// Benes_8p
module Benes_8p (input wire [2:0] mp0, mp1, mp2, mp3, mp4, mp5, mp6, mp7,
    input clk,
    output reg [19:0] state
);
Size in the first run: ~1,100 cells after synthesis, roughly 280 flip-flops, about 45 I/O pins.
Settings: LEC_CHECK=0, ABC_AREA=0, CAP_MARGIN=20, CORE_MARGIN=2, CORE_UTILIZATION=72, CTS_CLUSTER_DIAMETER=378, CTS_CLUSTER_SIZE=34, MAX_ROUTING_LAYER=met4, PLACE_DENSITY_LB_ADDON=0.25, SETUP_SLACK_MARGIN=0.41, SLEW_MARGIN=20; clock period 1.37 ns.
run.sh (not shown) runs the stock make flow with config.mk's settings and CLKGATE_MAP_FILE=.
The starting point ended with an error in clock tree synthesis (DPL-0038).
Next try:
==> flow/config.mk (replaced) <==
export PLATFORM = sky130hd
export DESIGN_NAME = Benes_8p
export DESIGN_NICKNAME = Benes_8p
export VERILOG_FILES = /design/flow/design.v
export SDC_FILE = /design/flow/constraint.sdc
export NUM_CORES = 4
export LEC_CHECK = 0
export CAP_MARGIN = 20
export CORE_MARGIN = 2
export CORE_UTILIZATION = 40
export SETUP_SLACK_MARGIN = -0.13
export SLEW_MARGIN = 20
==> flow/constraint.sdc (replaced) <==
create_clock -name core_clock -period 2.33 [get_ports {clk}]
set_input_delay 0.4660 -clock core_clock [delete_from_list [all_inputs] [get_ports {clk}]]
set_output_delay 0.4660 -clock core_clock [all_outputs]
set_load 0.01 [all_outputs]
What happened: This time the run completed without violations; die size grows by 77%; synthesized cell count does not change; synthesized area does not change.
Next try:
--- a/flow/config.mk
+++ b/flow/config.mk
@@ -9,4 +9,3 @@
 export CORE_MARGIN = 2
 export CORE_UTILIZATION = 40
-export SETUP_SLACK_MARGIN = -0.13
 export SLEW_MARGIN = 20
==> flow/constraint.sdc (replaced) <==
create_clock -name core_clock -period 2.5 [get_ports {clk}]
set_input_delay 0.5000 -clock core_clock [delete_from_list [all_inputs] [get_ports {clk}]]
set_output_delay 0.5000 -clock core_clock [all_outputs]
set_load 0.01 [all_outputs]
Die size stays the same.
Utilization decreases by 0.15 points.
Routed wire length barely changes.
Setup slack gets better by 58 ps.
Via count decreases by 0.31%.
Clock-buffer cell count increases by 11.
Synthesized area does not change.
Cell count hardly moves.
Next try:
--- a/flow/config.mk
+++ b/flow/config.mk
@@ -9,3 +9,6 @@
 export CORE_MARGIN = 2
 export CORE_UTILIZATION = 40
-export SLEW_MARGIN = 20
+export CTS_CLUSTER_SIZE = 81
+export HOLD_SLACK_MARGIN = 0.08
+export PLACE_DENSITY_LB_ADDON = 0.04
+export SLEW_MARGIN = 25
==> flow/constraint.sdc (replaced) <==
create_clock -name core_clock -period 1.96 [get_ports {clk}]
set_input_delay 0.3920 -clock core_clock [delete_from_list [all_inputs] [get_ports {clk}]]
set_output_delay 0.3920 -clock core_clock [all_outputs]
set_load 0.01 [all_outputs]
Outcome:
- fmax rose by about a fifth
- worst hold slack loses 22 ps
- clock-buffer cell count fell by 1
- combinational power rose by well over a third
- register-to-register slack loses 160 ps

========
run A:
Starting RTL as in the previous note.
// Benes_8p
module Benes_8p (input wire [2:0] mp0, mp1, mp2, mp3, mp4, mp5, mp6, mp7,
    input clk,
    output reg [19:0] state
);
==> flow/config.mk <==
export PLATFORM = sky130hd
export DESIGN_NAME = Benes_8p
export DESIGN_NICKNAME = Benes_8p
export VERILOG_FILES = /design/flow/design.v
export SDC_FILE = /design/flow/constraint.sdc
export NUM_CORES = 4
export LEC_CHECK = 0
export ABC_AREA = 1
export CAP_MARGIN = 5
export CELL_PAD_IN_SITES_DETAIL_PLACEMENT = 2
export CELL_PAD_IN_SITES_GLOBAL_PLACEMENT = 2
export CORE_MARGIN = 2
export CORE_UTILIZATION = 40
export CTS_CLUSTER_DIAMETER = 105
export CTS_CLUSTER_SIZE = 12
export GPL_TIMING_DRIVEN = 0
export PLACE_DENSITY_LB_ADDON = 0.04
export SLEW_MARGIN = 35
==> flow/constraint.sdc <==
create_clock -name core_clock -period 1.96 [get_ports {clk}]
set_input_delay 0.3920 -clock core_clock [delete_from_list [all_inputs] [get_ports {clk}]]
set_output_delay 0.3920 -clock core_clock [all_outputs]
set_load 0.01 [all_outputs]
The inputs of run B differ from those of run A as listed below.
==> flow/config.mk <==
export PLATFORM = sky130hd
export DESIGN_NAME = Benes_8p
export DESIGN_NICKNAME = Benes_8p
export VERILOG_FILES = /design/flow/design.v
export SDC_FILE = /design/flow/constraint.sdc
export NUM_CORES = 4
export LEC_CHECK = 0
export CAP_MARGIN = 20
export CORE_MARGIN = 2
export CORE_UTILIZATION = 17
export SLEW_MARGIN = 20
==> flow/constraint.sdc <==
create_clock -name core_clock -period 2.33 [get_ports {clk}]
set_input_delay 0.4660 -clock core_clock [delete_from_list [all_inputs] [get_ports {clk}]]
set_output_delay 0.4660 -clock core_clock [all_outputs]
set_load 0.01 [all_outputs]
### Flow results
Taking run B as 1.0, run A lands at 1.3 on met1 layer wirelength in the final routing. Run A has higher routed wire length than run B. Comparing the two runs side by side, run B comes out ahead of run A on final hold slack. Run B vs run A — cell area climbed by a little under 10%. Re critical path depth: run A was higher than run B.
--- input diff run B..run C ---
--- a/flow/config.mk
+++ b/flow/config.mk
@@ -9,3 +9,6 @@
 export CORE_MARGIN = 2
-export CORE_UTILIZATION = 17
+export CORE_UTILIZATION = 72
+export CTS_CLUSTER_SIZE = 31
+export HOLD_SLACK_MARGIN = 0.28
+export SETUP_SLACK_MARGIN = 0.51
 export SLEW_MARGIN = 20
==> flow/constraint.sdc <==
create_clock -name core_clock -period 1.78 [get_ports {clk}]
set_input_delay 0.3560 -clock core_clock [delete_from_list [all_inputs] [get_ports {clk}]]
set_output_delay 0.3560 -clock core_clock [all_outputs]
set_load 0.01 [all_outputs]
Results
Seen in the log of run C: DPL-0033 during 4_1_cts, after which the run never completed. Run B went all the way through synthesis, placement and routing and the layout is clean on timing, DRC and antenna. In the floorplan summary, run C is listed with a die area less than that of run B. And-or/or-and share of the synthesized area of run C is on par with run B. Placed cell count in run C is 29% lower than in run B.
--- input diff run C..run D ---
--- a/flow/config.mk
+++ b/flow/config.mk
@@ -9,6 +9,5 @@
 export CORE_MARGIN = 2
-export CORE_UTILIZATION = 72
-export CTS_CLUSTER_SIZE = 31
-export HOLD_SLACK_MARGIN = 0.28
-export SETUP_SLACK_MARGIN = 0.51
+export CORE_UTILIZATION = 58
+export SETUP_SLACK_MARGIN = 0.07
 export SLEW_MARGIN = 20
+export TNS_END_PERCENT = 5
==> flow/constraint.sdc <==
create_clock -name core_clock -period 1.32 [get_ports {clk}]
set_input_delay 0.2640 -clock core_clock [delete_from_list [all_inputs] [get_ports {clk}]]
set_output_delay 0.2640 -clock core_clock [all_outputs]
set_load 0.01 [all_outputs]
### Flow results
| run D | all stages done | FAIL | setup timing |
Reported for run C and run D, synthesized area turned out identical to the last digit.
Changes observed in run D relative to run C: share of flip-flops with an asynchronous set or reset about even, chip area line of the yosys report saw little to no change, overall die width rose by 11%.
Post-synthesis average cell area of run C is on par with run D.
Run D vs run C: row count up in run D
Diff run C..run D | number of instances in the synthesized netlist | unchanged

========
## rev 12
Benes_8p again, from the RTL that the note above started with.
clock: 1.89 ns
lec_check: 0
abc_area: 1
cap_margin: 20
core_margin: 2
core_utilization: 71
cts_cluster_diameter: 27
cts_cluster_size: 34
max_routing_layer: met4
place_density_lb_addon: 0.25
setup_slack_margin: 0.48
slew_margin: 20
Rev 12 is listed as incomplete: the tool reported an error in global routing and the run ended there.
What rev 13 does differently from rev 12 at the input level:
- clearing SETUP_SLACK_MARGIN, which used to be 0.48
- swapping 27 for 203 in CTS_CLUSTER_DIAMETER
- swapping 71 for 72 in CORE_UTILIZATION
- swapping 1.89 for 1.5 in the clock period (ns, I/O delays scaled along)
Notes after the runs:
Rev 13 terminated abnormally: global routing reported GRT-0232.
On x dimension of the die, the lower figure sits with rev 13, not rev 12.
Share of synthesized cell area in full adder, half adder and majority cells: rev 12 vs rev 13, no meaningful difference
Number of buffers created by CTS was lower in rev 13 than in rev 12.
Diff rev 12 -> rev 13: post-DP HPWL rose 2200 um, post-cts resize count fell 103, total number of placement rows about even.

========
Starting RTL as in the previous note.
export LEC_CHECK = 0
export CAP_MARGIN = 20
export CELL_PAD_IN_SITES_DETAIL_PLACEMENT = 1
export CORE_MARGIN = 2
export CORE_UTILIZATION = 40
export CTS_CLUSTER_DIAMETER = 35
export CTS_CLUSTER_SIZE = 77
export GPL_ROUTABILITY_DRIVEN = 1
export GPL_TIMING_DRIVEN = 0
export MAX_ROUTING_LAYER = met4
export SLEW_MARGIN = 20
create_clock -name core_clock -period 1.51 [get_ports {clk}]
The baseline ran to the end with violations: setup timing.
Edit:
- ABC_AREA: default -> 0
- CELL_PAD_IN_SITES_DETAIL_PLACEMENT: 1 -> default
- CORE_UTILIZATION: 40 -> 72
- CTS_CLUSTER_DIAMETER: 35 -> 378
- CTS_CLUSTER_SIZE: 77 -> 34
- GPL_ROUTABILITY_DRIVEN: 1 -> default
- GPL_TIMING_DRIVEN: 0 -> default
- PLACE_DENSITY_LB_ADDON: default -> 0.25
- clock period: 1.51 -> 1.92 ns (I/O delays scaled with it)
The new run reached the layout checks and failed them: setup timing.
Non-clock buffer count goes down by 39.
Synthesized cell count stays the same.
Maximum frequency goes down slightly.
Cell area goes down by about a fifth.
Power goes down by well over a third.
Routed wire length goes down by about a fifth.

========
onyx:
Benes_8p again, from the RTL that the note above started with.
==> flow/config.mk <==
export PLATFORM = sky130hd
export DESIGN_NAME = Benes_8p
export DESIGN_NICKNAME = Benes_8p
export VERILOG_FILES = /design/flow/design.v
export SDC_FILE = /design/flow/constraint.sdc
export NUM_CORES = 4
export LEC_CHECK = 0
export CAP_MARGIN = 20
export CORE_MARGIN = 2
export CORE_UTILIZATION = 40
export SLEW_MARGIN = 20
==> flow/constraint.sdc <==
create_clock -name core_clock -period 2.33 [get_ports {clk}]
set_input_delay 0.4660 -clock core_clock [delete_from_list [all_inputs] [get_ports {clk}]]
set_output_delay 0.4660 -clock core_clock [all_outputs]
set_load 0.01 [all_outputs]
onyx: full flow OK, the timing, DRC and antenna checks passed
Input changes introduced in nickel (baseline for comparison: onyx):
Settings: CORE_UTILIZATION changed from 40 to 70; SETUP_SLACK_MARGIN newly set to -0.16; CTS_CLUSTER_SIZE newly set to 33; HOLD_SLACK_MARGIN newly set to 0.26; the clock period (ns, I/O delays scaled along) changed from 2.33 to 1.72.
Findings:
- Summary — global placement routability congestion, nickel relative to onyx: higher, by about 13%.
- nickel ends up with a area enclosed by the die boundary that is about 40% lower than in onyx.
- Total CTS buffers was lower in nickel than in onyx.
- Flow for nickel halted at global routing (5_1_grt), error code GRT-0232.

========
Setup of v14:
Starting RTL as in the previous note.
Settings: LEC_CHECK=0, ABC_AREA=1, CAP_MARGIN=20, CORE_MARGIN=2, CORE_UTILIZATION=72, CTS_CLUSTER_DIAMETER=27, CTS_CLUSTER_SIZE=34, MAX_ROUTING_LAYER=met4, PLACE_DENSITY_LB_ADDON=0.29, SETUP_SLACK_MARGIN=-0.09, SLEW_MARGIN=20; clock period 1.81 ns.
For v14, the flow was terminated by a tool error in 5_1_grt and produced no final design.
Setup changes, v14 to v39
- CTS_CLUSTER_DIAMETER no longer set, was 27
- CTS_CLUSTER_SIZE no longer set, was 34
- ABC_AREA no longer set, was 1
- PLACE_DENSITY_LB_ADDON no longer set, was 0.29
- SETUP_SLACK_MARGIN now 0.15, was -0.09
- MAX_ROUTING_LAYER no longer set, was met4
- CORE_UTILIZATION now 60, was 72
- the clock period (ns, I/O delays scaled along) now 0.727, was 1.81
==> results <==
Lower cell count after placement was reported by v14, not v39.
Of v39 and v14, the run reporting the higher TritonCTS buffer count was v14.
Number of standard cells reported by yosys in v39 is 210 lower than in v14
FAIL v39 @ 5_1_grt: tool exited with error
In the metrics for v39 and v14, the one carrying the lower post-synthesis mux area share is v14.
Between v14 and v39, the flow reports chip area from the yosys synthesis statistics increasing by a few percent.
Here is what was changed in the inputs of v44 compared with v39.
- SETUP_SLACK_MARGIN: 0.15 -> unset
- CTS_CLUSTER_DIAMETER: unset -> 315
- CORE_UTILIZATION: 60 -> 72
- the clock period (ns, I/O delays scaled along): 0.727 -> 0.844
Findings:
v44 failed in 4_1_cts with DPL-0038. Between v39 and v44, the post-detailed-placement cell area does not differ in any meaningful way. Looking at setup slack after placement across v44 and v39, the one that comes out lower is v44. Against v39, v44 comes in 16% lower on die area. Post-synthesis share of cell area spent on xor and xnor gates: v44 vs v39 identical.
Changes in v3 relative to v44:
- a change of CORE_UTILIZATION from 72 to 68
- an added TNS_END_PERCENT of 10
- a deleted CTS_CLUSTER_DIAMETER that had been 315
- an added CORE_ASPECT_RATIO of 1.43
- an added SETUP_SLACK_MARGIN of 0.15
- a change of the clock period (ns, I/O delays scaled along) from 0.844 to 0.727
--- outcome ---
FAIL v3 @ 4_1_cts: tool exited with error
Lower number of rows in the core area goes to v44 over v3.
The number of register bits inferred by synthesis on v3 is in line with that on v44.
v3 -> v44: sequential area share after synthesis flat
When v3 is measured against v44, its cell area reported after detailed placement turns out about 3% lower.
| total die size | higher: v3 |
Input changes introduced in v11 (baseline for comparison: v3):
- TNS_END_PERCENT no longer set, was 10
- CORE_ASPECT_RATIO no longer set, was 1.43
- CORE_UTILIZATION now 58, was 68
- SETUP_SLACK_MARGIN no longer set, was 0.15
- the clock period (ns, I/O delays scaled along) now 1.32, was 0.727
Findings:
- Complete run, failing final checks: v11, reason negative setup slack.
- Synthesized cell count came out exactly the same in v11 and v3.
- Diff v11..v3 | fraction of registers with async set/reset | negligible
- v3 → v11: placed wire-length estimate fell about 16%; standard-cell row count fell about 9%.
- [compare] base=v3 new=v11: die size moved up, worst-case setup slack after placement shows an increase of 670 ps, fraction of the mapped netlist area in adder cells has remained practically unchanged.

========
Setup of violet:
Benes_8p again, from the RTL that the note above started with.
Settings: LEC_CHECK=0, ABC_AREA=0, CAP_MARGIN=30, CORE_MARGIN=10, CORE_UTILIZATION=47, CTS_CLUSTER_DIAMETER=378, CTS_CLUSTER_SIZE=34, GPL_TIMING_DRIVEN=1, HOLD_SLACK_MARGIN=0.06, MAX_ROUTING_LAYER=met5, MIN_ROUTING_LAYER=met1, PLACE_DENSITY_LB_ADDON=0.07, SETUP_SLACK_MARGIN=0.38, SLEW_MARGIN=20, TNS_END_PERCENT=20; clock period 1.5 ns.
In violet the implementation completed, yet the final layout does not meet the checks, the culprit being setup timing.
Edits applied to the flow inputs when going from violet to fjord:
- CAP_MARGIN: 30 -> 20
- CORE_UTILIZATION: 47 -> 70
- CTS_CLUSTER_SIZE: 34 -> 33
- GPL_TIMING_DRIVEN: 1 -> unset
- PLACE_DENSITY_LB_ADDON: 0.07 -> unset
- TNS_END_PERCENT: 20 -> unset
- CORE_MARGIN: 10 -> 2
- HOLD_SLACK_MARGIN: 0.06 -> 0.29
- ABC_AREA: 0 -> unset
- MIN_ROUTING_LAYER: met1 -> unset
- CTS_CLUSTER_DIAMETER: 378 -> unset
- MAX_ROUTING_LAYER: met5 -> unset
- the clock period (ns, I/O delays scaled along): 1.5 -> 1.3
### Flow results
Among violet and fjord, the run that stopped before the end is fjord, and it is the only one. Although violet finished all stages, its layout failed final checks on setup timing. fjord vs violet, vertical die size went down by 44 um. From violet to fjord, synthesized netlist net count did not move at all. Against violet, fjord reports a horizontal die dimension that is lower.

========
Benes_8p again, from the RTL that the note above started with.
export LEC_CHECK = 0
export CAP_MARGIN = 20
export CELL_PAD_IN_SITES_DETAIL_PLACEMENT = 1
export CORE_MARGIN = 2
export CORE_UTILIZATION = 46
export CTS_CLUSTER_DIAMETER = 50
export CTS_CLUSTER_SIZE = 15
export GPL_ROUTABILITY_DRIVEN = 1
export GPL_TIMING_DRIVEN = 1
export MAX_ROUTING_LAYER = met4
export PLACE_DENSITY_LB_ADDON = 0.23
export SLEW_MARGIN = 20
export TNS_END_PERCENT = 60
create_clock -name core_clock -period 3.41 [get_ports {clk}]
Edit:
PLACE_DENSITY_LB_ADDON = not set   (was 0.23)
clock period = 1.58 ns   (was 3.41 ns; I/O delays follow)
The new run completed, yet does not pass: setup timing; clock skew barely changes; count of clock-buffer cells in the layout goes up by 5; fmax goes up by a little under a tenth; sequential power goes up by well over a third; sequential cell count is unchanged; via count goes up by about a fifth; routed wire length goes up by well over a third; cell count goes up by about a fifth; first-iteration DRC count goes up by a quarter to a third; critical path depth goes down by 1; non-clock buffer count goes up by 243.
Edit:
CELL_PAD_IN_SITES_DETAIL_PLACEMENT = not set   (was 1)
CORE_UTILIZATION = 66   (was 46)
CTS_CLUSTER_DIAMETER = not set   (was 50)
CTS_CLUSTER_SIZE = not set   (was 15)
GPL_ROUTABILITY_DRIVEN = not set   (was 1)
GPL_TIMING_DRIVEN = not set   (was 1)
MAX_ROUTING_LAYER = not set   (was met4)
SETUP_SLACK_MARGIN = 0.51   (was not set)
TNS_END_PERCENT = not set   (was 60)
clock period = 1.84 ns   (was 1.58 ns; I/O delays follow)
After rerunning: The changed run finished but failed the layout checks on setup timing; synthesized cell count is unchanged; clock skew is about the same; hold slack loses 0.056 ns; routed wire length rises slightly.
Power figures rest on the tool's default switching activity, not on a simulated workload.
